===== design/flow/run.sh =====
#!/bin/bash
# the make line also repeats each setting of config.mk as NAME=value (left out here)
make -C /OpenROAD-flow-scripts/flow DESIGN_CONFIG=/design/flow/config.mk WORK_HOME=/design/flow/orfs CLKGATE_MAP_FILE= finish

===== design/flow/constraint.sdc =====
create_clock -name core_clock -period 3.44 [get_ports {clk}]
set_input_delay 0.6880 -clock core_clock [delete_from_list [all_inputs] [get_ports {clk}]]
set_output_delay 0.6880 -clock core_clock [all_outputs]
set_load 0.01 [all_outputs]

===== design/flow/config.mk =====
export PLATFORM = sky130hd
export DESIGN_NAME = simon2share
export DESIGN_NICKNAME = simon2share
export VERILOG_FILES = /design/flow/design.v
export SDC_FILE = /design/flow/constraint.sdc
export NUM_CORES = 4
export LEC_CHECK = 0
export CAP_MARGIN = 20
export CORE_MARGIN = 2
export CORE_UTILIZATION = 58
export PLACE_DENSITY = 0.6
export SETUP_SLACK_MARGIN = 0.63
export SLEW_MARGIN = 20

===== design/flow/design.v =====
module p_datapath
	(clk, counter, data_ina, data_inb, data_rdy,key_ina, key_inb, cipher_out);
input clk, data_ina, data_inb;
input [1:0] data_rdy;
input [7:0] counter;
input [63:0] key_ina, key_inb;	
output [127:0] cipher_out;
wire [63:0] Xout_a, Xout_b, Yout_a, Yout_b;
data_share2 share_a(.clk(clk), .data_rdy(data_rdy), .counter(counter[0]), .data_in(data_ina), 
						 .key_in(key_ina), .X_out(Xout_a), .Y_out(Yout_a), .Y_in(Yout_b));				 
data_share2 share_b(.clk(clk), .data_rdy(data_rdy), .counter(counter[0]), .data_in(data_inb), 
						 .key_in(key_inb), .X_out(Xout_b), .Y_out(Yout_b), .Y_in(Yout_a));
wire [127:0] res1, res2;
reg sel1, sel2;
always @(*) begin
	if (134 <= counter) begin
		sel1 <= 1;
		sel2 <= 1;
	end
	else begin		
		sel1 <= 0;
		sel2 <= 0;
	end
end
quick_mux_128 SHARE_A_OUT_MUX_128( .in1({Xout_a, Yout_a}), .in2(128'd0), .out(res1), .sel(sel1) );
quick_mux_128 SHARE_B_OUT_MUX_128( .in1({Xout_b, Yout_b}), .in2(128'd0), .out(res2), .sel(sel2) );
assign cipher_out = res1 ^ res2;
endmodule  
module data_share2(clk, data_rdy, counter, data_in,key_in, X_out, Y_out, Y_in);
input clk, counter, data_in;
input [63:0] key_in;
input [1:0] data_rdy;	
input [63:0] Y_in;
output [63:0] X_out, Y_out;
reg [63:0] X, Y;
wire [63:0] XL1_1, XL2_1, XL8_1;
assign XL1_1 = {X[62:0], X[63]}; 
assign XL2_1 = {X[61:0], X[63:62]}; 
assign XL8_1 = {X[55:0], X[63:56]}; 
wire [63:0] YL1_1, YL8_2;
assign YL1_1 = {Y[62:0], Y[63]}; 
assign YL8_2 = {Y_in[55:0], Y_in[63:56]}; 
wire [63:0] sout1, sout2;
sub1 s1(Y, XL2_1, XL8_1, XL1_1, sout1);
sub1 s2(X, key_in, YL1_1, YL8_2, sout2);
always@(posedge clk)
begin
   if(data_rdy ==1) begin
		{X, Y} <= {data_in, X, Y[63:1]};
	end
	else if(data_rdy ==3) begin			
		if (counter == 1'b0) begin							
			X <= sout1 ;
			Y <= X;
		end
		else begin
			X <= sout2;
		end
	end
end
assign X_out = X;
assign Y_out = Y;
endmodule
module sub1(i1, i2, i3, i4, o1);
input [63:0] i1, i2, i3, i4;
output [63:0] o1;
wire [63:0] andout;
and4 a1(i3[3:0], i4[3:0], andout[3:0]);
and4 a2(i3[7:4], i4[7:4], andout[7:4]);
and4 a3(i3[11:8], i4[11:8], andout[11:8]);
and4 a4(i3[15:12], i4[15:12], andout[15:12]);
and4 a5(i3[19:16], i4[19:16], andout[19:16]);
and4 a6(i3[23:20], i4[23:20], andout[23:20]);
and4 a7(i3[27:24], i4[27:24], andout[27:24]);
and4 a8(i3[31:28], i4[31:28], andout[31:28]);
and4 a9(i3[35:32], i4[35:32], andout[35:32]);
and4 a10(i3[39:36], i4[39:36], andout[39:36]);
and4 a11(i3[43:40], i4[43:40], andout[43:40]);
and4 a12(i3[47:44], i4[47:44], andout[47:44]);
and4 a13(i3[51:48], i4[51:48], andout[51:48]);
and4 a14(i3[55:52], i4[55:52], andout[55:52]);
and4 a15(i3[59:56], i4[59:56], andout[59:56]);
and4 a16(i3[63:60], i4[63:60], andout[63:60]);
assign o1 = i1 ^ i2 ^ andout;
endmodule
module and4(a1, a2, andout);
input [3:0] a1,a2;
output [3:0] andout;
assign andout = a1 & a2;
endmodule
module quick_mux_128(in1, in2, out, sel);
input [127:0] in1,in2;
input sel;
output [127:0] out;
assign out = sel?(in1):in2;
endmodule	
`timescale 1ns / 1ps
module p_keysch10(clk, counter, data_in, data_rdy, key_out);
input clk, data_in;
input [1:0] data_rdy;
input [7:0] counter;
output [63:0] key_out;
reg [63:0] KX, KY;
localparam [0:67] Z = 68'b10101111011100000011010010011000101000010001111110010110110011101011;
localparam [63:0] c = 64'hfffffffffffffffc;
always@(posedge clk)
begin
	if(data_rdy == 2) begin
		{KX, KY} <= {data_in, KX, KY[63:1]};
	end
	else if(data_rdy == 3) begin
		if(counter[0] == 1'b1) begin
			KX <= c ^ Z[counter[7:1]] ^ KY ^ {KX[2:0],KX[63:3]} ^ {KX[3:0],KX[63:4]};
			KY <= KX;
		end
	end
end
assign key_out = KY ;
endmodule
`timescale 1ns / 1ps
module p_keysch11(clk, counter, data_in, data_rdy, key_out);
input clk, data_in;
input [1:0] data_rdy;
input [7:0] counter;
output [63:0] key_out;
reg [63:0] KX, KY;
always@(posedge clk)
begin
	if(data_rdy ==2) begin
		{KX, KY} <= {data_in, KX, KY[63:1]};
	end
	else if(data_rdy ==3) begin
		if(counter[0] == 1'b1) begin
			KX <= KY ^ {KX[2:0],KX[63:3]} ^ {KX[3:0],KX[63:4]};
			KY <= KX;
		end
	end
end
assign key_out = KY ;
endmodule
`timescale 1ns / 1ps
module simon2share(clk, data_ina, data_inb, data_rdy, cipher_out, Done);
input clk;
input data_ina, data_inb;
input [1:0] data_rdy;
output [127:0] cipher_out;
output reg Done;
reg [7:0] counter;
wire [63:0] keya, keyb;
always@(posedge clk)
begin
	if(data_rdy==0) begin
		counter <= 0;
	end
	else if(data_rdy ==3) begin			
		counter <= counter + 1;
	end
end
always @(posedge clk) begin
	if(data_rdy == 3 && (counter == 135))
		Done <= 1;			
	else
		Done <= 0;
end
p_datapath mydatapath(.clk(clk), .counter(counter), 
							 .data_ina(data_ina), .data_inb(data_inb),
							 .data_rdy(data_rdy), 
							 .key_ina(keya), .key_inb(keyb), 
							 .cipher_out(cipher_out));
p_keysch10 mykeysch_a(.clk(clk), .counter(counter), 
							 .data_in(data_ina), .data_rdy(data_rdy), .key_out(keya));
p_keysch11 mykeysch_b(.clk(clk), .counter(counter), 
							 .data_in(data_inb), .data_rdy(data_rdy), .key_out(keyb));						 
endmodule

==> results.cfg, run 1 <==
; generated from flow reports
[outcome]
status = no timing/DRC/antenna violations

[layout]
n_fill_cell = 4517
regArea_um2 = 15600
areaGrowthSynthToFinish_pct = 14.2
logic_area_um2 = 16400
fin_cells = 4254
layout.nets = 3464

[routing]
dr.pass1.iters = 7
n_antenna_cell = 0
wl_um = 90400
drc = 0
avgRoutedWirePerCell_um = 21.3
via_per_inst = 5.66
vias = 24100
dr.first_iter.drc_count = 2642
antenna_left = 0

[yosys]
ys_cells = 3439
top_cells_by_area = edfxtp_1 47%, xnor2_1 19%, nand2_1 9.7%
ys_sh_xor = 0.242
logic_family = XOR/XNOR gates
yosys_area_um2 = 32700
ys_top_cells_by_count = 843 x nand2_1, 708 x xnor2_1, 512 x edfxtp_1, 326 x nor2_1, 250 x clkbuf_1
postSynth.asyncResetShare = 0
synth.most_common_cell = nand2_1
top_area_cell = edfxtp_1
synthCells = 3439
synthAoiAreaFrac = 0.0641
syn_area_per_cell_um2 = 9.51
ys_sh_mux = 0.0447
numSynthFlops = 521
simple_gate_area_frac = 0.139
synth_cell_types = 40
yosysWarnings = 5
synth_nets = 3448
ys_seq_frac = 0.476
edf_count = 512
yosysTopAreaCellShare = 0.470
ys.flop_type = edfxtp_1
synth_area_um2 = 32700
adder_share = 0.00153

[final_timing]
finClkSkew_ps = 12.3
maxClockFrequency_mhz = 321
slew_headroom = 0.124
setup_violations = 0
worst-slew-pin-transition_ps = 1310
finalCritPeriodShare = 0.907
final_max_slew_viol_count = 0
rsz0062_at_grt = yes
setup_tns_ps = 0
hold_viol = 0
finalCriticalPeriod_ps = 3120
setup_slack_ps = 322

[global_routing]
top_usage_layer = met2
met3_usage = 0.0408
antenna_found_initial = 0
met2_usage = 0.495
grt_pass1_vias = 22700
grt_overflow = 0
grtUsageMet1 = 0.440
grt_max_degree = 257
gr-usage-all-layers = 0.310
grt_pass1_wl_um = 138000

[placed_design]
place_inst = 4104
hpwlAfterDp_um = 61100
pre_cts_slack_ps = 466
gp_congestion = 0.894
io_buffers = 133

[critical_path]
crit_buf_inv = 2
critPathSlowestCell = clkdlybuf4s50_1
cp.depth = 7
crit_path_start = counter[0]
regToRegStartpoint = counter[3]
crit_fanout = 34
r2r-end = mykeysch_a.KX[0]
crit_chain = ha_4 > o21ai_2 > nand2_2 > nand2_8 > buf_16 > nor2_1 > clkdlybuf4s50_1
setup.worst_path.end = cipher_out[55]
required_ps = 2750
critPathLaunchType = flop
arrival_ps = 2430
r2r_setup_slack_ps = 840
crit_family = buffers and inverters
critical_path_class = flop to output port
worstRegToRegCells = 8
end_kind = output port
max_stage_delay_ps = 550

[pwr]
power_density_nw_per_um2 = 810
seqPwrFrac = 0.443
p_comb_mw = 10.7
switchingPower_mw = 11.3
ir_worst_vdd_uv = 532
power_leakage_nw = 13.8
netSwitchingFraction = 0.375
power.share.clock = 0.203
powerClk_mw = 6.14
intPower_mw = 18.9
power_leader = registers
power_frac_comb = 0.354
pg_seq_mw = 13.4

[hold_path]
holdPathStages = 1
hp-start = data_rdy[0]
hold_class = input port to flop
whs_endpoint = mydatapath.share_a.X[63]

[clock_tree]
worstSkewPairLatency_ps = 610
htree_levels = 2
clkSinkCount = 521
cts_tree = built
cts.clk_slew.worst_paths_ps = 60
root_buffer = clkbuf_16
cts_buffers = 58
cts.path.max_buffers = 3

[job]
maxCapViolations = 0
warnings = 35

[floorplanning]
coreArea_um2 = 56100
chipArea_um2 = 58300
ioPinCount = 134
die_w_um = 241
core_util_floorplan = 0.583
rows = 87
die_h_um = 241
## layer usage
layer	vias to the layer above	share of wire
met5	-	0
met4	0	0.031
met3	171	0.075
met2	1002	0.47
met1	11600	0.43
li1	11300	-
## area by class of cell
type,count,area share
multi-input cells,2636,0.438
inverters,3,0.000369
repair buffers,235,0.0706
well taps,756,0.0253
clock inverters,27,0.00653
clock buffers,76,0.0424
flip-flops and latches,521,0.417
## per-stage QoR
| stage | util | cell area (um^2) | hold WS [ps] | power, mW |
|---|---|---|---|---|
| 2_1_floorplan | - | 32700 | 553 | 21.0 |
| 3_5_place_dp | 0.618 | 34600 | 517 | 23.9 |
| 6_report | 0.666 | 37300 | 496 | 30.2 |
| 4_1_cts | 0.657 | 36800 | 463 | 30.1 |
| 5_1_grt | 0.666 | 37300 | 484 | 32.0 |
| 3_3_place_gp | 0.618 | 34600 | 516 | 23.6 |
## timing repair
action / CTS / global route
hold buffers: 0 / 0
endpoints found under the setup margin: 128 / 128
gates cloned: 7 / 0
gates resized: 182 / 138
pin swaps: 6 / 23
buffers inserted: 20 / 20
==> run 2: changes to the inputs <==
ABC_AREA = 1   (was default)
CORE_ASPECT_RATIO = 1.05   (was default)
CORE_UTILIZATION = 15   (was 58)
CTS_CLUSTER_SIZE = 68   (was default)
GPL_ROUTABILITY_DRIVEN = 1   (was default)
PLACE_DENSITY = default   (was 0.6)
SETUP_SLACK_MARGIN = default   (was 0.63)
TNS_END_PERCENT = 35   (was default)
clock period = 5.67 ns   (was 3.44 ns; I/O delays follow)
==> run 2 against run 1 <==
  * Still clean
  * Setup slack improved by 580 ps
  * Wire length rose by 35%
  * Synthesized area rose by 2.3%
  * Clock skew rose by 19 ps
  * Design area rose by 5.6%
  * Die area rose to 3.9 times the previous value
  * Count of clock-buffer cells in the layout fell by 15
  * Via count rose by 15%
==> results.cfg, run 2 <==
; generated from flow reports
[yosys]
ys.flop_type = edfxtp_1
postSynth.asyncResetShare = 0
synth_nets = 3995
syn_area_per_cell_um2 = 8.39
ys_sh_mux = 0
top_cells_by_area = edfxtp_1 46%, nand2_1 12%, xor2_1 10%
yosysWarnings = 5
synth.most_common_cell = nand2_1
synthCells = 3986
synthAoiAreaFrac = 0.137
adder_share = 0.00150
ys_sh_xor = 0.135
synth_area_um2 = 33500
ys_top_cells_by_count = 1111 x nand2_1, 512 x edfxtp_1, 381 x xor2_1, 306 x inv_1, 306 x o21ai_0
logic_family = simple AND/OR/NAND/NOR gates
yosys_area_um2 = 33500
synth_cell_types = 35
yosysTopAreaCellShare = 0.460
top_area_cell = edfxtp_1
ys_seq_frac = 0.465
edf_count = 512
ys_cells = 3986
simple_gate_area_frac = 0.189
numSynthFlops = 521

[placed_design]
pre_cts_slack_ps = 1460
gp_congestion = 0.842
place_inst = 6815
hpwlAfterDp_um = 91800
io_buffers = 133

[clock_tree]
cts_buffers = 54
htree_levels = 2
cts.path.max_buffers = 3
cts_tree = built
clkSinkCount = 521
cts.clk_slew.worst_paths_ps = 70
cts_setup_buffers = 0
hold_buffers = 0
worstSkewPairLatency_ps = 640
post_cts_resized = 0
root_buffer = clkbuf_16

[pwr]
power_density_nw_per_um2 = 407
seqPwrFrac = 0.470
intPower_mw = 9.52
power_leader = registers
power_leakage_nw = 15.0
power.share.clock = 0.236
pg_seq_mw = 7.55
netSwitchingFraction = 0.407
switchingPower_mw = 6.52
powerClk_mw = 3.78
p_comb_mw = 4.71
p_total_mw = 16.0
power_frac_comb = 0.294
ir_worst_vdd_uv = 214

[critical_path]
end_kind = output port
max_stage_delay_ps = 500
r2r_setup_slack_ps = 2960
critPathLaunchType = flop
crit_path_start = counter[3]
worstRegToRegCells = 5
required_ps = 4540
critical_path_class = flop to output port
crit_chain = inv_1 > nand3_2 > nand2_4 > o31ai_2 > a21oi_4 > buf_8 > buf_16 > buf_4 > nor3b_2 > clkdlybuf4s50_1
crit_fanout = 39
crit_family = buffers and inverters
critPathSlowestCell = buf_4
arrival_ps = 3630
setup.worst_path.end = cipher_out[27]
r2r-end = mydatapath.share_a.X[38]
regToRegStartpoint = counter[0]
crit_buf_inv = 5
cp.depth = 10

[final_timing]
maxClockFrequency_mhz = 210
final_max_slew_viol_count = 0
setup_violations = 0
rsz0062_at_grt = no
slew_headroom = 0.178
finalCriticalPeriod_ps = 4770
finalCritPeriodShare = 0.841
worst-slew-pin-transition_ps = 1230
setup_tns_ps = 0
finClkSkew_ps = 31.6
whs_ps = 507
setup_slack_ps = 903
hold_viol = 0

[routing]
antenna_left = 0
vias = 27700
drc = 0
dr.pass1.iters = 6
dr.first_iter.drc_count = 2541
wl_um = 122000
avgRoutedWirePerCell_um = 17.7
via_per_inst = 4.00

[layout]
layout.nets = 3927
n_fill_cell = 24600
fin_cells = 6921
areaGrowthSynthToFinish_pct = 17.9

[global_routing]
met3_usage = 0.0126
grt_overflow = 0
antenna_found_initial = 5
top_usage_layer = met2
grt_max_degree = 253
gr-usage-all-layers = 0.104
grtUsageMet1 = 0.133
grt_pass1_vias = 26000
met2_usage = 0.176
grt_pass1_wl_um = 177000

[floorplanning]
chipArea_um2 = 227000
rows = 177
die_w_um = 465
ioPinCount = 134
coreArea_um2 = 222000
die_h_um = 488
core_util_floorplan = 0.151

[job]
maxCapViolations = 0
warnings = 47

[hold_path]
hold_class = flop to flop
hp-start = counter[6]
holdPathStages = 2
whs_endpoint = counter[7]

[outcome]
status = no timing/DRC/antenna violations
-- run 2: area by class of cell --
type	instances	area (um^2)	share of cell area
clock inverter	41	399	0.0101
multi-input combinational	2869	15500	0.393
sequential	521	15600	0.395
tap	2953	3690	0.0937
timing repair buffer	161	1660	0.0420
inverter	311	1180	0.0299
clock buffer	61	1420	0.0360
antenna	4	10.0	0.000254
-- run 2: through the flow --
step | util | instance area [um^2]
finish | 0.178 | 39400
CTS | 0.178 | 39400
global route | 0.178 | 39400
detailed placement | 0.170 | 37600
global placement | 0.169 | 37600
floorplan | - | 33500
-- run 2: per-layer routing --
| layer | vias up | part of all wire |
|---|---|---|
| met5 | - | 0.00026 |
| met2 | 1100 | 0.48 |
| met4 | 4 | 0.041 |
| met3 | 199 | 0.064 |
| li1 | 13100 | - |
| met1 | 13200 | 0.42 |
==> run 3: changes to the inputs <==
CAP_MARGIN = 30   (was 20)
CELL_PAD_IN_SITES_GLOBAL_PLACEMENT = 2   (was default)
CORE_ASPECT_RATIO = default   (was 1.05)
CORE_MARGIN = 9   (was 2)
CORE_UTILIZATION = 65   (was 15)
CTS_CLUSTER_DIAMETER = 294   (was default)
CTS_CLUSTER_SIZE = 23   (was 68)
GPL_ROUTABILITY_DRIVEN = default   (was 1)
GPL_TIMING_DRIVEN = 0   (was default)
MAX_ROUTING_LAYER = met4   (was default)
SETUP_SLACK_MARGIN = 0.83   (was default)
SLEW_MARGIN = 25   (was 20)
TNS_END_PERCENT = 60   (was 35)
clock period = 4.19 ns   (was 5.67 ns; I/O delays follow)
==> run 3 against run 2 <==
  * The run now fails in global placement without I/O
  * Synthesized area did not move
  * Die area fell by 74%
  * Synthesized cell count did not move
==> results.cfg, run 3 <==
; physical design summary
[outcome]
status = aborted with a tool error
haltStage = global placement without I/O
stop_error = [ERROR GPL-0301] Utilization 120.553 % exceeds 100%.

[yosys]
yosysWarnings = 5
ys.flop_type = edfxtp_1
ys_seq_frac = 0.465
adder_share = 0.00150
yosys_area_um2 = 33500
postSynth.asyncResetShare = 0
synth.most_common_cell = nand2_1
syn_area_per_cell_um2 = 8.39
numSynthFlops = 521
yosysTopAreaCellShare = 0.460
synthAoiAreaFrac = 0.137
synthCells = 3986
synth_nets = 3995
synth_area_um2 = 33500
ys_cells = 3986
edf_count = 512
synth_cell_types = 35
ys_sh_xor = 0.135
ys_top_cells_by_count = 1111 x nand2_1, 512 x edfxtp_1, 381 x xor2_1, 306 x inv_1, 306 x o21ai_0
simple_gate_area_frac = 0.189
top_area_cell = edfxtp_1
ys_sh_mux = 0
logic_family = simple AND/OR/NAND/NOR gates
top_cells_by_area = edfxtp_1 46%, nand2_1 12%, xor2_1 10%

[floorplanning]
rows = 82
die_w_um = 245
coreArea_um2 = 50500
chipArea_um2 = 60000
die_h_um = 245
core_util_floorplan = 0.663
==> run 4: changes to the inputs <==
ABC_AREA = default   (was 1)
CAP_MARGIN = 20   (was 30)
CELL_PAD_IN_SITES_GLOBAL_PLACEMENT = default   (was 2)
CORE_MARGIN = 2   (was 9)
CORE_UTILIZATION = 57   (was 65)
CTS_CLUSTER_DIAMETER = default   (was 294)
CTS_CLUSTER_SIZE = 96   (was 23)
GPL_TIMING_DRIVEN = default   (was 0)
MAX_ROUTING_LAYER = default   (was met4)
PLACE_DENSITY = 0.6   (was default)
SETUP_SLACK_MARGIN = default   (was 0.83)
SLEW_MARGIN = 20   (was 25)
TNS_END_PERCENT = default   (was 60)
clock period = 3.03 ns   (was 4.19 ns; I/O delays follow)
==> run 4 against run 3 <==
  * Now fails the layout checks on setup timing
  * Synthesized cell count shrank 14%
  * Synthesized area shrank 2.3%
  * Die area shrank 1.1%
==> results.cfg, run 4 <==
; generated from flow reports
[outcome]
status = complete, but fails checks
so_faults = setup timing

[placed_design]
io_buffers = 133
pre_cts_slack_ps = 345
hpwlAfterDp_um = 61600
gp_congestion = 0.875

[yosys]
postSynth.asyncResetShare = 0
synth_cell_types = 40
synthCells = 3439
synth.most_common_cell = nand2_1
numSynthFlops = 521
top_area_cell = edfxtp_1
synth_area_um2 = 32700
ys_top_cells_by_count = 843 x nand2_1, 708 x xnor2_1, 512 x edfxtp_1, 326 x nor2_1, 250 x clkbuf_1
logic_family = XOR/XNOR gates
yosysWarnings = 5
ys_sh_xor = 0.242
yosys_area_um2 = 32700
yosysTopAreaCellShare = 0.470
edf_count = 512
synthAoiAreaFrac = 0.0641
top_cells_by_area = edfxtp_1 47%, xnor2_1 19%, nand2_1 9.7%
simple_gate_area_frac = 0.139
adder_share = 0.00153
synth_nets = 3448
ys_sh_mux = 0.0447
syn_area_per_cell_um2 = 9.51
ys_cells = 3439
ys.flop_type = edfxtp_1
ys_seq_frac = 0.476

[global_routing]
grtUsageMet1 = 0.424
grt_overflow = 0
grt_max_degree = 109
grt_pass1_wl_um = 137000
antenna_found_initial = 0
met2_usage = 0.477
met3_usage = 0.0327
gr-usage-all-layers = 0.295
grt_pass1_vias = 23000
top_usage_layer = met2

[pwr]
power_leakage_nw = 14.3
intPower_mw = 21.4
switchingPower_mw = 12.9
pg_seq_mw = 14.8
power_leader = registers
power.share.clock = 0.200
power_density_nw_per_um2 = 927
p_comb_mw = 12.6
netSwitchingFraction = 0.376
powerClk_mw = 6.85
ir_worst_vdd_uv = 596
seqPwrFrac = 0.433
power_frac_comb = 0.367

[routing]
avgRoutedWirePerCell_um = 21.2
dr.pass1.iters = 5
antenna_left = 0
via_per_inst = 5.62
dr.first_iter.drc_count = 2408
n_antenna_cell = 0
drc = 0
vias = 23900
wl_um = 90400

[critical_path]
regToRegStartpoint = counter[3]
required_ps = 2420
critPathSlowestCell = clkdlybuf4s50_1
crit_path_start = counter[0]
critPathLaunchType = flop
cp.depth = 8
crit_fanout = 15
critical_path_class = flop to output port
crit_family = buffers and inverters
arrival_ps = 2450
max_stage_delay_ps = 540
crit_buf_inv = 3
crit_chain = inv_2 > ha_1 > o21ai_2 > nand2_2 > nand2_8 > buf_8 > nor2_1 > clkdlybuf4s50_1
worstRegToRegCells = 8
end_kind = output port
setup.worst_path.end = cipher_out[5]
r2r-end = mykeysch_a.KX[0]
r2r_setup_slack_ps = 380

[floorplanning]
rows = 87
die_h_um = 244
core_util_floorplan = 0.578
ioPinCount = 134
chipArea_um2 = 59300
die_w_um = 244
coreArea_um2 = 56600

[final_timing]
setup_violations = 8
maxClockFrequency_mhz = 327
final_max_slew_viol_count = 0
rsz0062_at_grt = yes
finalCriticalPeriod_ps = 3050
worst-slew-pin-transition_ps = 1040
slew_headroom = 0.309
hold_viol = 0
setup_tns_ps = -48.1
whs_ps = 311
finClkSkew_ps = 15.9
setup_slack_ps = -23.5
finalCritPeriodShare = 1.01

[job]
maxCapViolations = 0
warnings = 35

[clock_tree]
htree_levels = 2
cts.path.max_buffers = 3
root_buffer = clkbuf_16
cts.clk_slew.worst_paths_ps = 60
worstSkewPairLatency_ps = 630
cts_buffers = 58
cts_tree = built
clkSinkCount = 521

[hold_path]
whs_endpoint = counter[1]
hp-start = data_rdy[0]
holdPathStages = 3
hold_class = input port to flop

[layout]
areaGrowthSynthToFinish_pct = 13.1
layout.nets = 3462
## run 4: area by class of cell
cell class | instances | area (um^2)
sequential | 521 | 15600
fill | 4689 | 19600
tap | 756 | 946
clock inverter | 34 | 225
clock buffer | 73 | 1570
inverter | 3 | 11.3
timing repair buffer | 233 | 2520
multi-input combinational | 2636 | 16100
## run 4: per-stage QoR
stage	instance area (um^2)	cells	total power [mW]	utilization
after detailed placement	34900	4128	27.3	0.616
after floorplan	32700	3439	23.8	-
final	37000	4256	34.3	0.653
after CTS	36600	4235	34.3	0.646
after global routing	37000	4256	36.3	0.653
after global placement	34900	4128	27.1	0.616
## run 4: timing repair
| action | in CTS | in global routing |
|---|---|---|
| setup buffers | 0 | 10 |
| hold buffers | 0 | 0 |
| endpoints found under the setup margin | 128 | 128 |
| gates resized | 73 | 160 |
| gates cloned | 0 | 11 |
## run 4: layer usage
layer	wire length, um	share of wire
met3	6620	0.073
met4	2340	0.026
met2	42600	0.47
met5	0	0
met1	38900	0.43
==> run 5: changes to the inputs <==
ABC_AREA = 0   (was default)
CELL_PAD_IN_SITES_GLOBAL_PLACEMENT = 3   (was default)
CORE_ASPECT_RATIO = 1.0   (was default)
CORE_UTILIZATION = 47   (was 57)
CTS_CLUSTER_SIZE = 61   (was 96)
GPL_ROUTABILITY_DRIVEN = 0   (was default)
GPL_TIMING_DRIVEN = 0   (was default)
MIN_ROUTING_LAYER = met1   (was default)
PLACE_DENSITY = 0.55   (was 0.6)
SETUP_SLACK_MARGIN = 1.12   (was default)
TNS_END_PERCENT = 55   (was default)
clock period = 4.28 ns   (was 3.03 ns; I/O delays follow)
==> run 5 against run 4 <==
  * Now clean on timing, DRC and antenna
  * Wire length up 16%
  * Synthesized cell count unchanged
  * Critical path type unchanged
  * First-iteration DRC count fell by 12%
  * Largest cell class unchanged
  * Via count up 5.3%
  * Critical path depth up 6
  * Sequential share of layout area is 2.2 points lower
  * Utilization decreased by 8.6 points
  * Cell count is 10% higher
  * Non-clock buffer count grew 257
  * Clock power fell by 22%
  * Combinational power decreased by about 10%
==> results.cfg, run 5 <==
; generated from flow reports
[global_routing]
antenna_found_initial = 2
gr-usage-all-layers = 0.291
grt_overflow = 0
grt_pass1_wl_um = 157000
grt_max_degree = 44
grt_pass1_vias = 24900

[critical_path]
crit_top_cell = clkbuf_16
setup.worst_path.end = cipher_out[36]
crit_fanout = 8
required_ps = 3420
cp.depth = 14
crit_chain = clkbuf_16 > clkbuf_16 > clkbuf_16 > inv_8 > ha_4 > o21ai_4 > nand2_2 > nand2_4 > clkbuf_16 > buf_16 > clkbuf_16 > buf_8 > nor2_4 > buf_2
r2r-end = mykeysch_b.KX[29]
critical_path_class = flop to output port
regToRegStartpoint = counter[0]
crit_buf_inv = 9
end_kind = output port
critPathSlowestCell = dfxtp_2
worstRegToRegCells = 11
crit_family = buffers and inverters
max_stage_delay_ps = 350
crit_path_start = counter[0]
arrival_ps = 2820
critPathLaunchType = flop
r2r_setup_slack_ps = 1440

[layout]
areaGrowthSynthToFinish_pct = 19.1
n_fill_cell = 6329
layout.nets = 3727

[floorplanning]
ioPinCount = 134
coreArea_um2 = 68700
chipArea_um2 = 71700
die_w_um = 268
core_util_floorplan = 0.476
die_h_um = 268
rows = 96

[final_timing]
maxClockFrequency_mhz = 272
setup_violations = 0
setup_slack_ps = 601
final_max_slew_viol_count = 0
finClkSkew_ps = 23.2
slew_headroom = 0.444
worst-slew-pin-transition_ps = 835
hold_viol = 0
whs_ps = 603
finalCritPeriodShare = 0.860
finalCriticalPeriod_ps = 3680
rsz0062_at_grt = yes

[routing]
antenna_left = 0
n_antenna_cell = 0
drc = 0
via_per_inst = 5.36
vias = 25200
dr.pass1.iters = 5
dr.first_iter.drc_count = 2109
wl_um = 105000
avgRoutedWirePerCell_um = 22.3

[yosys]
ys_cells = 3439
postSynth.asyncResetShare = 0
synth_cell_types = 40
top_area_cell = edfxtp_1
edf_count = 512
syn_area_per_cell_um2 = 9.51
ys_seq_frac = 0.476
synthCells = 3439
numSynthFlops = 521
synth_area_um2 = 32700
logic_family = XOR/XNOR gates
yosys_area_um2 = 32700
synth_nets = 3448
ys_sh_mux = 0.0447
ys_top_cells_by_count = 843 x nand2_1, 708 x xnor2_1, 512 x edfxtp_1, 326 x nor2_1, 250 x clkbuf_1
top_cells_by_area = edfxtp_1 47%, xnor2_1 19%, nand2_1 9.7%
synthAoiAreaFrac = 0.0641
simple_gate_area_frac = 0.139
synth.most_common_cell = nand2_1
yosysTopAreaCellShare = 0.470
ys_sh_xor = 0.242
ys.flop_type = edfxtp_1
yosysWarnings = 5
adder_share = 0.00153

[clock_tree]
cts.path.max_buffers = 3
worstSkewPairLatency_ps = 610
cts_buffers = 66
clkSinkCount = 521
htree_levels = 3
cts.clk_slew.worst_paths_ps = 60
cts_tree = built
root_buffer = clkbuf_16

[job]
warnings = 34
maxCapViolations = 0

[pwr]
power_leakage_nw = 14.3
power_frac_comb = 0.425
power.share.clock = 0.211
netSwitchingFraction = 0.381
power_leader = combinational logic
p_comb_mw = 10.8
intPower_mw = 15.7
seqPwrFrac = 0.364
pg_seq_mw = 9.22
power_density_nw_per_um2 = 651
ir_worst_vdd_uv = 387
powerClk_mw = 5.35
switchingPower_mw = 9.67

[hold_path]
holdPathStages = 2
hold_class = flop to flop
hp-start = counter[6]
whs_endpoint = counter[6]

[placed_design]
io_buffers = 133
pre_cts_slack_ps = -1430
hpwlAfterDp_um = 76800

[outcome]
status = no timing/DRC/antenna violations
## run 5: timing repair
| item | 4_1_cts | 5_1_grt |
|---|---|---|
| hold endpoints to repair | 0 | 0 |
| gates cloned | 7 | 1 |
| hold buffers | 0 | 0 |
| setup endpoints to repair | 695 | 390 |
| setup buffers | 35 | 11 |
| resized | 441 | 174 |
| pin swaps | 24 | 22 |
## run 5: layer usage
metal / track usage / wire length, um / vias up
met1: 0.402 / 46100 / 12400
met5: 0 / 0 / -
li1: - / - / 11800
met4: 0.0968 / 3130 / 0
met3: 0.0518 / 6910 / 163
met2: 0.464 / 48400 / 817
## run 5: area by class of cell
type / count / area [um^2] / share of cell area
tap: 931 / 1160 / 0.0299
inverter: 3 / 18.8 / 0.000482
multi-input combinational: 2636 / 16400 / 0.422
clock buffer: 86 / 1840 / 0.0473
clock inverter: 27 / 178 / 0.00456
buffer: 279 / 1440 / 0.0368
sequential: 521 / 15600 / 0.399
timing repair buffer: 211 / 2320 / 0.0595
## run 5: metrics by stage
| step | utilization | power (mW) | cell area, um^2 | instances | setup TNS [ps] |
|---|---|---|---|---|---|
| floorplan | - | 16.9 | 32700 | 3439 | -565610 |
| global placement | 0.513 | 19.5 | 35200 | 4503 | -2662710 |
| detailed placement | 0.522 | 19.8 | 35900 | 4527 | -151250 |
| CTS | 0.561 | 25.3 | 38500 | 4682 | 0 |
| global route | 0.567 | 26.8 | 39000 | 4694 | 0 |
| finish | 0.567 | 25.4 | 39000 | 4694 | 0 |
==> run 6: changes to the inputs <==
ABC_AREA = default   (was 0)
CELL_PAD_IN_SITES_GLOBAL_PLACEMENT = default   (was 3)
CORE_ASPECT_RATIO = default   (was 1.0)
CORE_UTILIZATION = 39   (was 47)
CTS_CLUSTER_SIZE = default   (was 61)
GPL_ROUTABILITY_DRIVEN = default   (was 0)
GPL_TIMING_DRIVEN = default   (was 0)
MIN_ROUTING_LAYER = default   (was met1)
PLACE_DENSITY = 0.6   (was 0.55)
SETUP_SLACK_MARGIN = default   (was 1.12)
TNS_END_PERCENT = default   (was 55)
clock period = 7.0 ns   (was 4.28 ns; I/O delays follow)
==> run 6 against run 5 <==
  * Critical path depth shrank 8
  * Hold slack improved by 11 ps
  * Via count is 8.5% lower
  * Synthesized area is the same
  * Count of clock-buffer cells in the layout decreased by 7
  * Sequential power down 28%
  * Setup slack better by 1400 ps
  * Largest cell class unchanged
  * Clock skew decreased by 6.9 ps
  * First-iteration DRC count down 2.0%
  * Now fails the layout checks on slew limit
  * Largest power group is now registers
==> results.cfg, run 6 <==
; generated from flow reports
[outcome]
status = complete, but fails checks
so_faults = slew limit

[yosys]
ys.flop_type = edfxtp_1
top_area_cell = edfxtp_1
yosysWarnings = 5
logic_family = XOR/XNOR gates
numSynthFlops = 521
synth_nets = 3448
ys_sh_mux = 0.0447
synthAoiAreaFrac = 0.0641
yosys_area_um2 = 32700
syn_area_per_cell_um2 = 9.51
synth_area_um2 = 32700
ys_cells = 3439
ys_sh_xor = 0.242
top_cells_by_area = edfxtp_1 47%, xnor2_1 19%, nand2_1 9.7%
simple_gate_area_frac = 0.139
adder_share = 0.00153
ys_seq_frac = 0.476
ys_top_cells_by_count = 843 x nand2_1, 708 x xnor2_1, 512 x edfxtp_1, 326 x nor2_1, 250 x clkbuf_1
synthCells = 3439
synth.most_common_cell = nand2_1
synth_cell_types = 40
yosysTopAreaCellShare = 0.470
edf_count = 512
postSynth.asyncResetShare = 0

[clock_tree]
cts.path.max_buffers = 3
cts_buffers = 59
cts_tree = built
htree_levels = 2
clkSinkCount = 521
worstSkewPairLatency_ps = 630
post_cts_resized = 0
hold_buffers = 0
cts_setup_buffers = 0
cts.clk_slew.worst_paths_ps = 60
root_buffer = clkbuf_16

[final_timing]
slew_headroom = -0.181
setup_violations = 0
setup_slack_ps = 2000
hold_viol = 0
maxClockFrequency_mhz = 200
rsz0062_at_grt = no
worst-slew-pin-transition_ps = 1770
finClkSkew_ps = 16.3
setup_tns_ps = 0
finalCritPeriodShare = 0.714
final_max_slew_viol_count = 116
finalCriticalPeriod_ps = 5000

[routing]
via_per_inst = 5.12
n_antenna_cell = 0
avgRoutedWirePerCell_um = 19.7
drc = 0
antenna_left = 0
vias = 23000
dr.pass1.iters = 5
dr.first_iter.drc_count = 2066
wl_um = 88600

[global_routing]
antenna_found_initial = 0
grt_max_degree = 260
grt_pass1_wl_um = 136000
gr-usage-all-layers = 0.204
grt_overflow = 0
grt_pass1_vias = 21900

[critical_path]
end_kind = output port
crit_fanout = 75
r2r-end = mykeysch_a.KX[0]
required_ps = 5600
crit_chain = nor4_1 > nand2_1 > nand2_4 > buf_4 > nor2_1 > clkdlybuf4s50_1
critPathLaunchType = flop
crit_family = simple AND/OR/NAND/NOR gates
setup.worst_path.end = cipher_out[39]
crit_buf_inv = 2
worstRegToRegCells = 7
cp.depth = 6
regToRegStartpoint = counter[3]
crit_path_start = counter[3]
critPathSlowestCell = nand2_4
r2r_setup_slack_ps = 4400
max_stage_delay_ps = 600
critical_path_class = flop to output port
arrival_ps = 3600

[pwr]
seqPwrFrac = 0.453
p_comb_mw = 5.02
ir_worst_vdd_uv = 211
power.share.clock = 0.202
power_frac_comb = 0.345
pg_seq_mw = 6.60
netSwitchingFraction = 0.373
intPower_mw = 9.13
power_leakage_nw = 12.6
power_leader = registers
power_density_nw_per_um2 = 401
switchingPower_mw = 5.44
powerClk_mw = 2.95

[placed_design]
place_inst = 4389
pre_cts_slack_ps = 2610
hpwlAfterDp_um = 59600
io_buffers = 133
place_area_um2 = 34600
gp_congestion = 0.811

[hold_path]
hp-start = mykeysch_b.KY[19]
whs_endpoint = mykeysch_b.KY[18]
holdPathStages = 2
hold_class = flop to flop

[layout]
areaGrowthSynthToFinish_pct = 11.1
layout.nets = 3379
fin_cells = 4496
fin_area_um2 = 36300

[job]
warnings = 40
maxCapViolations = 0

[floorplanning]
rows = 106
core_util_floorplan = 0.393
die_h_um = 294
ioPinCount = 134
coreArea_um2 = 83300
chipArea_um2 = 86200
die_w_um = 294
==> run 6: through the flow <==
step | power, mW | util | hold slack, ps
finish | 14.6 | 0.436 | 614
global route | 15.5 | 0.436 | 638
floorplan | 10.3 | - | 553
global placement | 11.6 | 0.415 | 586
CTS | 14.7 | 0.436 | 615
detailed placement | 11.7 | 0.415 | 598
==> run 6: area by class of cell <==
cell class                      count  area, um^2
Inverter                            3        11.3
Multi-Input combinational cell   2636       16100
Clock inverter                     28         169
Tap cell                         1080        1350
Fill cell                        8172       47000
Clock buffer                       79        1590
Timing Repair Buffer              149        1530
Sequential cell                   521       15600
==> run 6: layer usage <==
metal,vias up,share of wire,global-route usage
li1,11100,-,-
met1,11100,0.45,0.287
met2,687,0.47,0.331
met3,156,0.056,0.0261
met4,0,0.025,0.0557
met5,-,0,0
==> run 7: changes to the inputs <==
CAP_MARGIN = 0   (was 20)
CORE_UTILIZATION = 72   (was 39)
CTS_CLUSTER_DIAMETER = 29   (was default)
CTS_CLUSTER_SIZE = 50   (was default)
HOLD_SLACK_MARGIN = -0.05   (was default)
PLACE_DENSITY = default   (was 0.6)
SETUP_SLACK_MARGIN = 0.39   (was default)
clock period = 2.58 ns   (was 7.0 ns; I/O delays follow)
==> run 7 against run 6 <==
  * The layout fails its checks (setup timing)
  * Sequential cell count did not move
  * Synthesized cell count did not move
  * Clock power rose to 5.1 times the previous value
  * Hold slack got worse by 410 ps
  * Cell count fell by 3.8%
  * Clock skew rose by 13 ps
  * Critical path depth rose by 6
  * Via count rose by 21%
  * Register-to-register slack got worse by 4400 ps
  * Die area fell by 45%
  * Design area rose by 12%
  * Largest power group is now combinational logic
  * Highest routed layer unchanged
==> results.cfg, run 7 <==
; generated from flow reports
[hold_path]
hp-start = data_rdy[0]
hold_class = input port to flop
whs_endpoint = counter[1]
holdPathStages = 3

[final_timing]
setup_slack_ps = -308
maxClockFrequency_mhz = 346
worst-slew-pin-transition_ps = 936
finalCritPeriodShare = 1.12
setup_tns_ps = -18760
finClkSkew_ps = 29.7
hold_viol = 0
rsz0062_at_grt = yes
finalCriticalPeriod_ps = 2890
slew_headroom = 0.376
setup_violations = 118
final_max_slew_viol_count = 0

[pwr]
pg_seq_mw = 17.0
seqPwrFrac = 0.341
p_comb_mw = 17.9
power_leakage_nw = 15.3
power.share.clock = 0.300
intPower_mw = 31.0
powerClk_mw = 14.9
ir_worst_vdd_uv = 1520
power_leader = combinational logic
p_total_mw = 49.8
power_density_nw_per_um2 = 1230
power_frac_comb = 0.359
netSwitchingFraction = 0.377
switchingPower_mw = 18.8

[layout]
utilization = 0.901
n_fill_cell = 1906
fin_cells = 4326
layout.nets = 3637
areaGrowthSynthToFinish_pct = 24.2
fin_area_um2 = 40600

[critical_path]
critical_path_class = flop to output port
setup.worst_path.end = cipher_out[15]
end_kind = output port
crit_top_cell = buf_6
regToRegStartpoint = counter[3]
cp.depth = 12
crit_fanout = 8
r2r_setup_slack_ps = -30
critPathSlowestCell = dfxtp_4
required_ps = 2060
r2r-end = mykeysch_a.KX[0]
worstRegToRegCells = 8
arrival_ps = 2370
crit_buf_inv = 7
crit_chain = inv_4 > ha_4 > o21ai_2 > nand2_2 > nand2_8 > buf_12 > buf_6 > buf_8 > buf_6 > buf_6 > nor2_4 > buf_6
crit_path_start = counter[0]
critPathLaunchType = flop
crit_family = buffers and inverters
max_stage_delay_ps = 380

[yosys]
synth_cell_types = 40
synthCells = 3439
top_cells_by_area = edfxtp_1 47%, xnor2_1 19%, nand2_1 9.7%
postSynth.asyncResetShare = 0
synth_area_um2 = 32700
ys_top_cells_by_count = 843 x nand2_1, 708 x xnor2_1, 512 x edfxtp_1, 326 x nor2_1, 250 x clkbuf_1
numSynthFlops = 521
yosys_area_um2 = 32700
yosysWarnings = 5
ys_seq_frac = 0.476
synthAoiAreaFrac = 0.0641
synth.most_common_cell = nand2_1
ys_sh_mux = 0.0447
ys_sh_xor = 0.242
synth_nets = 3448
simple_gate_area_frac = 0.139
adder_share = 0.00153
logic_family = XOR/XNOR gates
top_area_cell = edfxtp_1
syn_area_per_cell_um2 = 9.51
ys.flop_type = edfxtp_1
ys_cells = 3439
yosysTopAreaCellShare = 0.470
edf_count = 512

[placed_design]
gp_congestion = 0.909
place_inst = 4049
hpwlAfterDp_um = 62900
place_area_um2 = 35700
io_buffers = 133

[floorplanning]
chipArea_um2 = 47100
ioPinCount = 134
die_w_um = 217
coreArea_um2 = 45100
core_util_floorplan = 0.725
rows = 78
die_h_um = 217

[clock_tree]
clkSinkCount = 521
cts_buffers = 118
cts.path.max_buffers = 3
cts.clk_slew.worst_paths_ps = 40
htree_levels = 3
root_buffer = clkbuf_16
cts_tree = built
worstSkewPairLatency_ps = 670

[routing]
via_per_inst = 6.44
wl_um = 107000
dr.first_iter.drc_count = 4741
dr.pass1.iters = 10
drc = 0
vias = 27900
antenna_left = 0
avgRoutedWirePerCell_um = 24.8

[job]
maxCapViolations = 0
warnings = 38

[global_routing]
grt_overflow = 0
grt_max_degree = 260
grt_pass1_vias = 27000
gr-usage-all-layers = 0.427
antenna_found_initial = 0
grt_pass1_wl_um = 155000

[outcome]
status = complete, but fails checks
so_faults = setup timing
-- run 7: routing by layer --
layer / GRT usage / routed length [um] / up-vias
met5: 0 / 0 / -
met4: 0.223 / 6450 / 0
met3: 0.0948 / 13700 / 548
met2: 0.685 / 50300 / 2431
met1: 0.546 / 36900 / 13200
li1: - / - / 11700
-- run 7: repair_timing --
| item | CTS | global route |
|---|---|---|
| gates cloned | 4 | 4 |
| hold buffers | 0 | 0 |
| pin swaps | 18 | 56 |
| gates resized | 329 | 291 |
| setup endpoints to repair | 129 | 135 |
| setup buffers | 24 | 27 |
-- run 7: metrics by stage --
step	worst slack [ps]	hold slack, ps
after floorplan	-2930	553
after global placement	143	586
after detailed placement	69.1	599
after CTS	-482	188
after global routing	-337	215
final	-308	209
-- run 7: cell type report --
type                            count  area [um^2]  share of cell area
Inverter                            3         13.8            0.000339
Timing Repair Buffer              348         3560              0.0877
Tap cell                          600          751              0.0185
Multi-Input combinational cell   2636        16800               0.414
Sequential cell                   521        15600               0.383
Antenna cell                        1         2.50           0.0000616
Clock buffer                      137         3070              0.0755
Clock inverter                     80          836              0.0206
==> run 8: changes to the inputs <==
CAP_MARGIN = 20   (was 0)
CELL_PAD_IN_SITES_DETAIL_PLACEMENT = 1   (was default)
CORE_ASPECT_RATIO = 0.75   (was default)
CORE_UTILIZATION = 15   (was 72)
CTS_CLUSTER_DIAMETER = 137   (was 29)
CTS_CLUSTER_SIZE = default   (was 50)
GPL_ROUTABILITY_DRIVEN = 1   (was default)
GPL_TIMING_DRIVEN = 0   (was default)
HOLD_SLACK_MARGIN = default   (was -0.05)
PLACE_DENSITY_LB_ADDON = 0.24   (was default)
SETUP_SLACK_MARGIN = 0.82   (was 0.39)
TNS_END_PERCENT = 30   (was default)
clock period = 7.02 ns   (was 2.58 ns; I/O delays follow)
==> run 8 against run 7 <==
  * Setup slack better by 1400 ps
  * Global-route usage is 31 points lower
  * Critical path type unchanged
  * Critical path depth is 1 higher
  * Now clean on timing, DRC and antenna
==> results.cfg, run 8 <==
; generated from flow reports
[floorplanning]
core_util_floorplan = 0.151
rows = 148
die_w_um = 543
coreArea_um2 = 217000
ioPinCount = 134
chipArea_um2 = 222000
die_h_um = 408

[critical_path]
critPathSlowestCell = clkbuf_1
cp.depth = 13
crit_fanout = 10
critical_path_class = flop to output port
critPathLaunchType = flop
setup.worst_path.end = cipher_out[68]
end_kind = output port
crit_path_start = counter[0]
max_stage_delay_ps = 550
regToRegStartpoint = counter[0]
crit_buf_inv = 8
crit_family = buffers and inverters
worstRegToRegCells = 8
r2r-end = mydatapath.share_a.X[33]
required_ps = 5620
r2r_setup_slack_ps = 3800
crit_chain = clkbuf_4 > clkbuf_2 > buf_12 > clkbuf_2 > inv_1 > ha_1 > o21ai_0 > nand2_1 > nand2_1 > clkbuf_4 > clkbuf_1 > nor2_1 > clkdlybuf4s50_1
arrival_ps = 4500

[layout]
areaGrowthSynthToFinish_pct = 24.4
layout.nets = 3681
utilization = 0.188
n_fill_cell = 25200

[clock_tree]
cts_buffers = 66
hold_buffers = 0
htree_levels = 3
root_buffer = clkbuf_16
cts.path.max_buffers = 3
clkSinkCount = 521
cts_tree = built
cts.clk_slew.worst_paths_ps = 60
worstSkewPairLatency_ps = 650

[pwr]
powerClk_mw = 3.47
power_frac_comb = 0.424
netSwitchingFraction = 0.399
p_comb_mw = 6.78
p_total_mw = 16.0
pg_seq_mw = 5.75
power_leakage_nw = 13.5
power.share.clock = 0.217
power_leader = combinational logic
seqPwrFrac = 0.359
power_density_nw_per_um2 = 393
ir_worst_vdd_uv = 163
intPower_mw = 9.62
switchingPower_mw = 6.38

[job]
warnings = 29
maxCapViolations = 0

[routing]
antenna_left = 0
dr.first_iter.drc_count = 2265
vias = 25200
via_per_inst = 3.79
avgRoutedWirePerCell_um = 20.5
dr.pass1.iters = 5
wl_um = 136000
drc = 0

[yosys]
synth.most_common_cell = nand2_1
yosys_area_um2 = 32700
edf_count = 512
numSynthFlops = 521
synth_nets = 3448
ys_cells = 3439
ys_sh_mux = 0.0447
ys_seq_frac = 0.476
synth_area_um2 = 32700
ys_sh_xor = 0.242
syn_area_per_cell_um2 = 9.51
ys_top_cells_by_count = 843 x nand2_1, 708 x xnor2_1, 512 x edfxtp_1, 326 x nor2_1, 250 x clkbuf_1
synthCells = 3439
ys.flop_type = edfxtp_1
yosysWarnings = 5
top_area_cell = edfxtp_1
synthAoiAreaFrac = 0.0641
logic_family = XOR/XNOR gates
adder_share = 0.00153
synth_cell_types = 40
simple_gate_area_frac = 0.139
top_cells_by_area = edfxtp_1 47%, xnor2_1 19%, nand2_1 9.7%
postSynth.asyncResetShare = 0
yosysTopAreaCellShare = 0.470

[final_timing]
worst-slew-pin-transition_ps = 1090
final_max_slew_viol_count = 0
setup_violations = 0
rsz0062_at_grt = no
finClkSkew_ps = 30.9
finalCriticalPeriod_ps = 5900
setup_tns_ps = 0
slew_headroom = 0.273
finalCritPeriodShare = 0.841
maxClockFrequency_mhz = 169
hold_viol = 0

[global_routing]
gr-usage-all-layers = 0.121
grt_pass1_vias = 25600
grt_max_degree = 45
antenna_found_initial = 9
grt_pass1_wl_um = 194000
grt_overflow = 0

[hold_path]
holdPathStages = 2
hp-start = counter[6]
whs_endpoint = counter[6]
hold_class = flop to flop

[placed_design]
io_buffers = 133
gp_congestion = 0.816
hpwlAfterDp_um = 104000

[outcome]
status = no timing/DRC/antenna violations
-- run 8: area by class of cell --
cell class                 count  area (um^2)  area share
sequential                   521        15600       0.382
clock inverter                35          349     0.00858
timing repair buffer         165         2150      0.0528
buffer                       279         1140      0.0280
inverter                       3         11.3    0.000277
multi-input combinational   2636        16100       0.395
clock buffer                  83         1740      0.0427
tap                         2925         3660      0.0900
antenna                        4         10.0    0.000246
-- run 8: metrics by stage --
step | hold slack (ps) | cell area [um^2] | cells | setup WS, ps
after floorplan | 553 | 32700 | 3439 | 800
after global placement | 586 | 37700 | 6497 | -4070
after detailed placement | 601 | 38600 | 6528 | 743
after CTS | 612 | 40700 | 6646 | 869
after global routing | 640 | 40700 | 6648 | 851
final | 609 | 40700 | 6651 | 1120
-- run 8: what timing repair did --
action                     in CTS  in global routing
setup buffers                   0                  0
cloned                          0                  0
setup endpoints to repair     128                 43
resized                         5                  4
pin swaps                       0                  0
hold endpoints to repair        0                  0
-- run 8: metal layers --
| metal | up-vias | share of wire | global-route usage |
|---|---|---|---|
| met5 | - | 0 | 0 |
| met4 | 0 | 0.017 | 0.0220 |
| met3 | 117 | 0.076 | 0.0319 |
| met2 | 691 | 0.41 | 0.173 |
| met1 | 12600 | 0.49 | 0.180 |
| li1 | 11800 | - | - |
==> run 9: changes to the inputs <==
ABC_AREA = 1   (was default)
CAP_MARGIN = 15   (was 20)
CELL_PAD_IN_SITES_DETAIL_PLACEMENT = default   (was 1)
CELL_PAD_IN_SITES_GLOBAL_PLACEMENT = 0   (was default)
CORE_ASPECT_RATIO = default   (was 0.75)
CORE_UTILIZATION = 70   (was 15)
CTS_CLUSTER_DIAMETER = 236   (was 137)
CTS_CLUSTER_SIZE = 15   (was default)
GPL_ROUTABILITY_DRIVEN = default   (was 1)
GPL_TIMING_DRIVEN = default   (was 0)
MAX_ROUTING_LAYER = met4   (was default)
PLACE_DENSITY = 0.77   (was default)
PLACE_DENSITY_LB_ADDON = default   (was 0.24)
SETUP_SLACK_MARGIN = -0.02   (was 0.82)
TNS_END_PERCENT = default   (was 30)
clock period = 1.23 ns   (was 7.02 ns; I/O delays follow)
==> run 9 against run 8 <==
  * Now fails the layout checks on setup timing
  * Setup slack worse by 2400 ps
  * Utilization up 65 points
  * Clock skew down 14 ps
  * Non-clock buffer count up 238
  * Synthesized cell count up 16%
  * First-iteration DRC count up 110%
  * Die area down 78%
  * Critical path depth down 4
==> results.cfg, run 9 <==
; generated from flow reports
[hold_path]
hp-start = data_rdy[0]
hold_class = input port to flop
holdPathStages = 4
whs_endpoint = counter[3]

[final_timing]
hold_viol = 0
worst-slew-pin-transition_ps = 726
setup_slack_ps = -1320
setup_violations = 1016
finClkSkew_ps = 16.9
setup_tns_ps = -400370
maxClockFrequency_mhz = 391
finalCriticalPeriod_ps = 2550
rsz0062_at_grt = yes
slew_headroom = 0.516
finalCritPeriodShare = 2.08
final_max_slew_viol_count = 0
whs_ps = 171

[routing]
dr.first_iter.drc_count = 4814
dr.pass1.iters = 6
via_per_inst = 6.31
drc = 0
vias = 31800
n_antenna_cell = 0
avgRoutedWirePerCell_um = 21.5
wl_um = 108000
antenna_left = 0

[layout]
layout.nets = 4434
logic_area_um2 = 15600
fin_cells = 5048
fin_area_um2 = 39900
regArea_um2 = 15600
areaGrowthSynthToFinish_pct = 19.1
utilization = 0.840
n_fill_cell = 2749

[pwr]
netSwitchingFraction = 0.399
powerClk_mw = 12.7
switchingPower_mw = 29.5
power.share.clock = 0.172
power_frac_comb = 0.429
pg_seq_mw = 29.5
seqPwrFrac = 0.400
p_total_mw = 73.9
p_comb_mw = 31.7
power_density_nw_per_um2 = 1850
ir_worst_vdd_uv = 1510
power_leader = combinational logic
intPower_mw = 44.4
power_leakage_nw = 17.8

[critical_path]
r2r-end = mykeysch_a.KX[0]
crit_family = buffers and inverters
setup.worst_path.end = cipher_out[30]
crit_top_cell = buf_12
cp.depth = 9
critical_path_class = flop to output port
end_kind = output port
arrival_ps = 2310
regToRegStartpoint = counter[3]
crit_fanout = 21
crit_path_start = counter[4]
max_stage_delay_ps = 340
critPathLaunchType = flop
crit_chain = nor2_4 > nand3_4 > nand2_4 > o31ai_4 > a21oi_4 > buf_12 > buf_12 > nor3b_2 > dlygate4sd2_1
required_ps = 980
critPathSlowestCell = dfxtp_2
worstRegToRegCells = 11
crit_buf_inv = 3
r2r_setup_slack_ps = -690

[placed_design]
place_area_um2 = 38900
pre_cts_slack_ps = -1080
gp_congestion = 1.01
io_buffers = 133
hpwlAfterDp_um = 79300
place_inst = 4988

[yosys]
edf_count = 512
synthCells = 3986
numSynthFlops = 521
ys_seq_frac = 0.465
synth.most_common_cell = nand2_1
ys.flop_type = edfxtp_1
ys_cells = 3986
adder_share = 0.00150
synth_cell_types = 35
ys_sh_mux = 0
logic_family = simple AND/OR/NAND/NOR gates
top_area_cell = edfxtp_1
synthAoiAreaFrac = 0.137
simple_gate_area_frac = 0.189
yosysTopAreaCellShare = 0.460
syn_area_per_cell_um2 = 8.39
yosysWarnings = 5
top_cells_by_area = edfxtp_1 46%, nand2_1 12%, xor2_1 10%
synth_nets = 3995
ys_top_cells_by_count = 1111 x nand2_1, 512 x edfxtp_1, 381 x xor2_1, 306 x inv_1, 306 x o21ai_0
postSynth.asyncResetShare = 0
yosys_area_um2 = 33500
ys_sh_xor = 0.135
synth_area_um2 = 33500

[floorplanning]
chipArea_um2 = 49600
coreArea_um2 = 47400
die_w_um = 223
rows = 80
die_h_um = 223
core_util_floorplan = 0.705
ioPinCount = 134

[global_routing]
grt_max_degree = 130
gr-usage-all-layers = 0.440
grt_pass1_wl_um = 166000
grt_overflow = 0
antenna_found_initial = 0
grt_pass1_vias = 30100

[clock_tree]
clkSinkCount = 521
cts.clk_slew.worst_paths_ps = 70
cts_buffers = 40
htree_levels = 2
cts_tree = built
root_buffer = clkbuf_16
worstSkewPairLatency_ps = 600
cts.path.max_buffers = 3

[outcome]
so_faults = setup timing
status = complete, but fails checks

[job]
warnings = 36
maxCapViolations = 0
## run 9: area by class of cell
class,count,area share
Timing Repair Buffer,682,0.141
Clock inverter,3,0.00119
Multi-Input combinational cell,2869,0.392
Sequential cell,521,0.390
Inverter,311,0.0296
Clock buffer,47,0.0263
Tap cell,615,0.0193
## run 9: what timing repair did
action | in CTS | in global routing
resized | 265 | 83
pin swaps | 3 | 1
endpoints found under the setup margin | 910 | 1011
hold buffers | 0 | 0
setup buffers | 4 | 6
## run 9: per-layer routing
metal / share of wire / track usage / vias up
met5: 0 / - / -
met3: 0.13 / 0.0860 / 470
met4: 0.053 / 0.195 / 0
li1: - / - / 14100
met1: 0.35 / 0.558 / 14800
met2: 0.46 / 0.692 / 2496
==> run 10: changes to the inputs <==
ABC_AREA = default   (was 1)
CAP_MARGIN = 20   (was 15)
CELL_PAD_IN_SITES_GLOBAL_PLACEMENT = default   (was 0)
CORE_MARGIN = 9   (was 2)
CORE_UTILIZATION = 72   (was 70)
CTS_CLUSTER_DIAMETER = default   (was 236)
CTS_CLUSTER_SIZE = 33   (was 15)
GPL_TIMING_DRIVEN = 0   (was default)
MAX_ROUTING_LAYER = default   (was met4)
PLACE_DENSITY = default   (was 0.77)
SETUP_SLACK_MARGIN = 0.83   (was -0.02)
SLEW_MARGIN = 25   (was 20)
clock period = 5.0 ns   (was 1.23 ns; I/O delays follow)
==> run 10 against run 9 <==
  * The run now finishes clean
  * Wire length down 9.7%
  * Sequential power is 73% lower
  * Register-to-register slack improved by 2700 ps
  * Clock skew is 6.1 ps higher
  * Design area decreased by 6.7%
  * Combinational power is 71% lower
  * Utilization fell by 0.46 points
  * Cell count is 15% lower
  * Sequential share of layout area grew 2.8 points
  * Synthesized cell count decreased by 14%
  * Largest cell class unchanged
  * Largest power group unchanged
  * Highest routed layer unchanged
==> results.cfg, run 10 <==
; generated from flow reports
[job]
maxCapViolations = 0
warnings = 33

[pwr]
power_density_nw_per_um2 = 569
seqPwrFrac = 0.373
p_comb_mw = 9.26
powerClk_mw = 4.03
netSwitchingFraction = 0.388
power.share.clock = 0.190
power_leader = combinational logic
power_frac_comb = 0.437
intPower_mw = 13.0
p_total_mw = 21.2
switchingPower_mw = 8.21
ir_worst_vdd_uv = 381
pg_seq_mw = 7.89
power_leakage_nw = 13.8

[global_routing]
top_usage_layer = met2
met2_usage = 0.560
grt_pass1_vias = 25900
grt_overflow = 0
grt_pass1_wl_um = 149000
antenna_found_initial = 1
grtUsageMet1 = 0.457
met3_usage = 0.0928
gr-usage-all-layers = 0.357
grt_max_degree = 68

[routing]
avgRoutedWirePerCell_um = 22.8
wl_um = 97800
antenna_left = 0
vias = 26600
drc = 0
dr.pass1.iters = 7
dr.first_iter.drc_count = 3901
via_per_inst = 6.19

[critical_path]
critPathSlowestCell = dfxtp_2
end_kind = output port
setup.worst_path.end = cipher_out[89]
worstRegToRegCells = 8
arrival_ps = 3100
crit_path_start = counter[0]
regToRegStartpoint = counter[3]
required_ps = 4000
crit_chain = clkbuf_8 > clkbuf_16 > buf_8 > inv_1 > ha_1 > o21ai_1 > nand2_1 > nand2_2 > buf_8 > buf_4 > buf_16 > clkbuf_8 > nor2_1 > dlygate4sd2_1
r2r_setup_slack_ps = 2050
max_stage_delay_ps = 340
r2r-end = mykeysch_a.KX[0]
crit_fanout = 10
critical_path_class = flop to output port
crit_family = buffers and inverters
critPathLaunchType = flop
cp.depth = 14
crit_buf_inv = 9

[final_timing]
finalCritPeriodShare = 0.819
hold_viol = 0
final_max_slew_viol_count = 0
rsz0062_at_grt = yes
finClkSkew_ps = 23.0
slew_headroom = 0.225
finalCriticalPeriod_ps = 4100
worst-slew-pin-transition_ps = 1160
setup_violations = 0
maxClockFrequency_mhz = 244

[yosys]
ys_top_cells_by_count = 843 x nand2_1, 708 x xnor2_1, 512 x edfxtp_1, 326 x nor2_1, 250 x clkbuf_1
yosys_area_um2 = 32700
synthAoiAreaFrac = 0.0641
top_cells_by_area = edfxtp_1 47%, xnor2_1 19%, nand2_1 9.7%
synth.most_common_cell = nand2_1
synthCells = 3439
ys_sh_mux = 0.0447
synth_nets = 3448
synth_area_um2 = 32700
numSynthFlops = 521
ys_seq_frac = 0.476
simple_gate_area_frac = 0.139
synth_cell_types = 40
yosysWarnings = 5
postSynth.asyncResetShare = 0
logic_family = XOR/XNOR gates
ys_sh_xor = 0.242
adder_share = 0.00153
edf_count = 512
ys_cells = 3439
top_area_cell = edfxtp_1
syn_area_per_cell_um2 = 9.51
ys.flop_type = edfxtp_1
yosysTopAreaCellShare = 0.470

[clock_tree]
worstSkewPairLatency_ps = 630
clkSinkCount = 521
htree_levels = 2
root_buffer = clkbuf_16
hold_buffers = 0
cts_buffers = 57
cts.clk_slew.worst_paths_ps = 60
cts_tree = built
cts.path.max_buffers = 3

[hold_path]
hold_class = flop to flop
hp-start = mykeysch_a.KY[59]
whs_endpoint = mykeysch_a.KY[58]
holdPathStages = 2

[floorplanning]
die_h_um = 231
chipArea_um2 = 53400
rows = 77
core_util_floorplan = 0.735
coreArea_um2 = 44500
ioPinCount = 134
die_w_um = 231

[placed_design]
hpwlAfterDp_um = 69700
io_buffers = 133
gp_congestion = 0.950
place_inst = 4185

[layout]
layout.nets = 3665
areaGrowthSynthToFinish_pct = 13.7
fin_cells = 4294
utilization = 0.835

[outcome]
status = no timing/DRC/antenna violations
[run 10: metrics by stage]
step	hold WS (ps)	worst slack, ps	area, um^2	setup TNS [ps]
CTS	615	745	37200	0
global placement	577	-4110	34800	-1526290
floorplan	553	-995	32700	-265340
detailed placement	598	-692	35400	-50190
global route	629	812	37200	0
finish	615	904	37200	0
[run 10: repair_timing]
item                                    in CTS  in global routing
endpoints found under the setup margin     148                102
cloned                                       0                  0
gates resized                              131                 28
buffers inserted                             4                  0
[run 10: layout make-up]
| cell class | count | area (um^2) |
|---|---|---|
| multi-input cells | 2636 | 16100 |
| flip-flops and latches | 521 | 15600 |
| fillers | 2558 | 7330 |
| repair buffers | 158 | 1820 |
| clock buffers | 77 | 1580 |
| plain buffers | 279 | 1240 |
| well taps | 592 | 741 |
| clock inverters | 27 | 151 |
| inverters | 3 | 11.3 |
| diodes | 1 | 2.50 |
[run 10: layer usage]
layer  wire (um)  up-vias  part of all wire
met5           0        -                 0
met4        5430        0             0.056
met3       12100      385              0.12
met2       44300     1894              0.45
met1       35900    12600              0.37
li1            -    11700                 -
==> run 11: changes to the inputs <==
CELL_PAD_IN_SITES_DETAIL_PLACEMENT = 1   (was default)
CORE_MARGIN = 2   (was 9)
CORE_UTILIZATION = 40   (was 72)
CTS_CLUSTER_SIZE = 100   (was 33)
GPL_ROUTABILITY_DRIVEN = 0   (was default)
GPL_TIMING_DRIVEN = default   (was 0)
MAX_ROUTING_LAYER = met4   (was default)
PLACE_DENSITY = 0.6   (was default)
SETUP_SLACK_MARGIN = default   (was 0.83)
SLEW_MARGIN = 5   (was 25)
==> run 11 against run 10 <==
  * Clock power up 13%
  * Sequential power up 19%
  * Maximum frequency down 10%
  * Highest routed layer unchanged
  * Critical endpoint unchanged
  * Still clean
  * Sequential cell count unchanged
  * Non-clock buffer count down 267
  * Wire length down 0.36%
  * Critical path type unchanged
  * Combinational power down about 20%
  * Sequential share of layout area up 0.38 points
  * Global-route usage down 12 points
  * Largest cell class unchanged
==> results.cfg, run 11 <==
; generated from flow reports
[yosys]
edf_count = 512
synthCells = 3439
yosysTopAreaCellShare = 0.470
ys_cells = 3439
logic_family = XOR/XNOR gates
synth.most_common_cell = nand2_1
ys.flop_type = edfxtp_1
yosysWarnings = 5
synth_area_um2 = 32700
ys_top_cells_by_count = 843 x nand2_1, 708 x xnor2_1, 512 x edfxtp_1, 326 x nor2_1, 250 x clkbuf_1
top_area_cell = edfxtp_1
synth_nets = 3448
syn_area_per_cell_um2 = 9.51
postSynth.asyncResetShare = 0
yosys_area_um2 = 32700
ys_sh_xor = 0.242
synthAoiAreaFrac = 0.0641
ys_sh_mux = 0.0447
synth_cell_types = 40
simple_gate_area_frac = 0.139
numSynthFlops = 521
ys_seq_frac = 0.476
top_cells_by_area = edfxtp_1 47%, xnor2_1 19%, nand2_1 9.7%
adder_share = 0.00153

[critical_path]
required_ps = 4000
critPathSlowestCell = dfxtp_4
r2r-end = mykeysch_a.KX[0]
worstRegToRegCells = 7
crit_family = buffers and inverters
end_kind = output port
critical_path_class = flop to output port
arrival_ps = 3570
crit_path_start = counter[0]
cp.depth = 8
max_stage_delay_ps = 690
crit_buf_inv = 3
crit_chain = inv_1 > ha_1 > o21ai_0 > nand2_1 > nand2_4 > buf_12 > nor2_1 > clkdlybuf4s50_1
setup.worst_path.end = cipher_out[89]
crit_fanout = 69
regToRegStartpoint = counter[3]
critPathLaunchType = flop
r2r_setup_slack_ps = 2470

[clock_tree]
clkSinkCount = 521
root_buffer = clkbuf_16
post_cts_resized = 0
cts.path.max_buffers = 3
hold_buffers = 0
cts.clk_slew.worst_paths_ps = 70
cts_buffers = 59
cts_tree = built
htree_levels = 2
worstSkewPairLatency_ps = 640
cts_setup_buffers = 0

[final_timing]
slew_headroom = 0.245
hold_viol = 0
setup_violations = 0
worst-slew-pin-transition_ps = 1130
whs_ps = 613
setup_tns_ps = 0
finalCriticalPeriod_ps = 4570
rsz0062_at_grt = no
maxClockFrequency_mhz = 219
finClkSkew_ps = 20.1
final_max_slew_viol_count = 0
finalCritPeriodShare = 0.914

[layout]
n_fill_cell = 9017
areaGrowthSynthToFinish_pct = 12.7
layout.nets = 3400
fin_area_um2 = 36900
fin_cells = 4498

[placed_design]
hpwlAfterDp_um = 67900
place_area_um2 = 34900
io_buffers = 133
place_inst = 4389

[hold_path]
holdPathStages = 2
hold_class = flop to flop
whs_endpoint = counter[6]
hp-start = counter[6]

[floorplanning]
chipArea_um2 = 84100
die_h_um = 290
die_w_um = 290
rows = 104
coreArea_um2 = 80700
core_util_floorplan = 0.405
ioPinCount = 134

[routing]
vias = 24100
avgRoutedWirePerCell_um = 21.7
dr.pass1.iters = 5
antenna_left = 0
n_antenna_cell = 0
via_per_inst = 5.35
dr.first_iter.drc_count = 2033
drc = 0
wl_um = 97400

[pwr]
powerClk_mw = 4.55
power_frac_comb = 0.348
seqPwrFrac = 0.438
power.share.clock = 0.213
switchingPower_mw = 8.19
power_density_nw_per_um2 = 579
power_leakage_nw = 12.9
intPower_mw = 13.1
power_leader = registers
pg_seq_mw = 9.35
p_total_mw = 21.3
ir_worst_vdd_uv = 367
netSwitchingFraction = 0.384
p_comb_mw = 7.43

[global_routing]
gr-usage-all-layers = 0.235
antenna_found_initial = 0
grt_max_degree = 211
grt_pass1_vias = 24600
grt_pass1_wl_um = 151000
grt_overflow = 0

[outcome]
status = no timing/DRC/antenna violations

[job]
warnings = 31
maxCapViolations = 0
## run 11: metrics by stage
stage / setup slack [ps] / util
floorplan: -995 / -
global placement: 1160 / 0.432
detailed placement: 1010 / 0.432
CTS: 320 / 0.456
global route: 111 / 0.457
finish: 432 / 0.457
## run 11: cell type report
cell class	instances	area, um^2	area share
flip-flops and latches	521	15600	0.422
inverters	3	11.3	0.000306
multi-input cells	2636	16100	0.437
well taps	1060	1330	0.0360
clock inverters	38	427	0.0116
clock buffers	70	1540	0.0418
repair buffers	170	1880	0.0510
## run 11: routing by layer
layer | vias to the layer above | part of all wire | wire length [um] | GRT usage
met2 | 721 | 0.50 | 48300 | 0.395
met3 | 156 | 0.053 | 5210 | 0.0254
met4 | 0 | 0.025 | 2470 | 0.0596
li1 | 11100 | - | - | -
met1 | 12100 | 0.43 | 41500 | 0.304
met5 | - | 0 | 0 | -
No activity file was given, so power comes from the tool's default toggle rates.
